Setup of run G:
==> flow/design.v (excerpt) <==
module cu_engine (
    input  clk, nrst,
    input  [71:0] filter, 
    input  [23:0] data_in,
    input  [ 8:0] pe_en_ctrl,
    output [15:0] pe_out
);
    reg [23:0] dff [0:1];
    wire [143:0] psum;
    pe pe00 (.clk(clk), .en(pe_en_ctrl[0]), .a(data_in[ 7: 0]), .b(filter[ 7: 0]), .out(psum[15: 0]));
    pe pe10 (.clk(clk), .en(pe_en_ctrl[1]), .a(data_in[15: 8]), .b(filter[15: 8]), .out(psum[31:16]));
    pe pe20 (.clk(clk), .en(pe_en_ctrl[2]), .a(data_in[23:16]), .b(filter[23:16]), .out(psum[47:32]));
    pe pe01 (.clk(clk), .en(pe_en_ctrl[3]), .a(dff[0][ 7: 0]), .b(filter[31:24]), .out(psum[63:48]));
    pe pe11 (.clk(clk), .en(pe_en_ctrl[4]), .a(dff[0][15: 8]), .b(filter[39:32]), .out(psum[79:64]));
    pe pe21 (.clk(clk), .en(pe_en_ctrl[5]), .a(dff[0][23:16]), .b(filter[47:40]), .out(psum[95:80]));
    pe pe02 (.clk(clk), .en(pe_en_ctrl[6]), .a(dff[1][ 7: 0]), .b(filter[55:48]), .out(psum[111: 96]));
    pe pe12 (.clk(clk), .en(pe_en_ctrl[7]), .a(dff[1][15: 8]), .b(filter[63:56]), .out(psum[127:112]));
    pe pe22 (.clk(clk), .en(pe_en_ctrl[8]), .a(dff[1][23:16]), .b(filter[71:64]), .out(psum[143:128]));
    always @(posedge clk) begin
        if (!nrst) begin
            dff[0] <= 0;
            dff[1] <= 0;
        end else begin
            dff[0] <= data_in;
            dff[1] <= dff[0]; 
        end
    end
    assign pe_out = psum[15:0] + psum[31:16] + psum[47:32] + psum[63:48] + psum[79:64] + psum[95:80] + psum[111:96] + psum[127:112] + psum[143:128];
endmodule
Size in the first run: ~2900 cells after synthesis, about 190 flip-flops, ~120 I/O pins, ~27000 um^2 of cells after synthesis.
Settings: LEC_CHECK=0, CAP_MARGIN=20, CORE_MARGIN=2, CORE_UTILIZATION=66, CTS_CLUSTER_DIAMETER=148, CTS_CLUSTER_SIZE=98, SLEW_MARGIN=20; clock period 6.2 ns.
run.sh (not shown) runs the stock make flow with config.mk's settings and CLKGATE_MAP_FILE=.
### run G -> run R
Settings: SETUP_SLACK_MARGIN now -0.6, previously not set; PLACE_DENSITY now 0.42, previously not set.
==> results <==
The final report for run R shows a completed flow and a layout that fails verification, specifically setup timing. Run G ran to completion and came out clean on the timing, DRC and antenna checks. Sequential share of layout area of run R is on par with run G. [compare] base=run G new=run R: clock input transition at the sequential cells of the worst setup and hold paths now sits at about the same level; final standard cell count with taps included and fillers excluded now sits at about the same level. A start point of the critical path of pe00.out[2] is what run G shows, while pe02.out[3] belongs to run R.

* * *

The RTL this note starts from:
==> flow/design.v <==
module pe (
    input clk, en,
    input      [7:0] a, b,
    output reg [15:0] out
);
    always @(posedge clk) begin
        if (en) begin
            out <= a*b;
        end else begin  
            out <= 0;
        end
    end
endmodule
module cu_engine (
    input  clk, nrst,
    input  [71:0] filter, 
    input  [23:0] data_in,
    input  [ 8:0] pe_en_ctrl,
    output [15:0] pe_out
);
    reg [23:0] dff [0:1];
    wire [143:0] psum;
    pe pe00 (.clk(clk), .en(pe_en_ctrl[0]), .a(data_in[ 7: 0]), .b(filter[ 7: 0]), .out(psum[15: 0]));
    pe pe10 (.clk(clk), .en(pe_en_ctrl[1]), .a(data_in[15: 8]), .b(filter[15: 8]), .out(psum[31:16]));
    pe pe20 (.clk(clk), .en(pe_en_ctrl[2]), .a(data_in[23:16]), .b(filter[23:16]), .out(psum[47:32]));
    pe pe01 (.clk(clk), .en(pe_en_ctrl[3]), .a(dff[0][ 7: 0]), .b(filter[31:24]), .out(psum[63:48]));
    pe pe11 (.clk(clk), .en(pe_en_ctrl[4]), .a(dff[0][15: 8]), .b(filter[39:32]), .out(psum[79:64]));
    pe pe21 (.clk(clk), .en(pe_en_ctrl[5]), .a(dff[0][23:16]), .b(filter[47:40]), .out(psum[95:80]));
    pe pe02 (.clk(clk), .en(pe_en_ctrl[6]), .a(dff[1][ 7: 0]), .b(filter[55:48]), .out(psum[111: 96]));
    pe pe12 (.clk(clk), .en(pe_en_ctrl[7]), .a(dff[1][15: 8]), .b(filter[63:56]), .out(psum[127:112]));
    pe pe22 (.clk(clk), .en(pe_en_ctrl[8]), .a(dff[1][23:16]), .b(filter[71:64]), .out(psum[143:128]));
    always @(posedge clk) begin
        if (!nrst) begin
            dff[0] <= 0;
            dff[1] <= 0;
        end else begin
            dff[0] <= data_in;
            dff[1] <= dff[0]; 
        end
    end
    assign pe_out = psum[15:0] + psum[31:16] + psum[47:32] + psum[63:48] + psum[79:64] + psum[95:80] + psum[111:96] + psum[127:112] + psum[143:128];
endmodule
Settings: LEC_CHECK=0, CAP_MARGIN=20, CORE_MARGIN=2, CORE_UTILIZATION=72, CTS_CLUSTER_DIAMETER=68, CTS_CLUSTER_SIZE=41, MAX_ROUTING_LAYER=met4, PLACE_DENSITY=0.66, SETUP_SLACK_MARGIN=0.23, SLEW_MARGIN=20; clock period 3.37 ns.
The baseline failed in global routing (5_1_grt) with DPL-0038.
==> next run, changes <==
- CORE_UTILIZATION: 72 -> 40
- CTS_CLUSTER_DIAMETER: 68 -> default
- CTS_CLUSTER_SIZE: 41 -> default
- MAX_ROUTING_LAYER: met4 -> default
- PLACE_DENSITY: 0.66 -> default
- SETUP_SLACK_MARGIN: 0.23 -> default
- clock period: 3.37 -> 6.2 ns (I/O delays scaled with it)
What happened:
- With this change the flow passed the timing, DRC and antenna checks
- die area increases by well over a third
- synthesized cell count stays the same
- synthesized area is unchanged
==> next run, changes <==
- ABC_AREA: default -> 1
- CELL_PAD_IN_SITES_GLOBAL_PLACEMENT: default -> 3
- CORE_MARGIN: 2 -> 9
- CTS_CLUSTER_DIAMETER: default -> 275
- CTS_CLUSTER_SIZE: default -> 53
- GPL_TIMING_DRIVEN: default -> 0
- HOLD_SLACK_MARGIN: default -> 0.11
- MIN_ROUTING_LAYER: default -> met2
- PLACE_DENSITY_LB_ADDON: default -> 0.07
- SLEW_MARGIN: 20 -> 10
Clock skew went down by 0.0038 ns.
Via count climbs by 61%.
Critical path depth goes down by 3.
Synthesized area grows by 6.3%.
Combinational power rises by 20%.
Count of clock-buffer cells in the layout went down by 2.
Fmax is lower by 0.34%.
Global-route usage is higher by 10 points.
Final area came out higher by 2.7%.
Flip-flop count stays the same.
Power figures rest on the tool's default switching activity, not on a simulated workload.
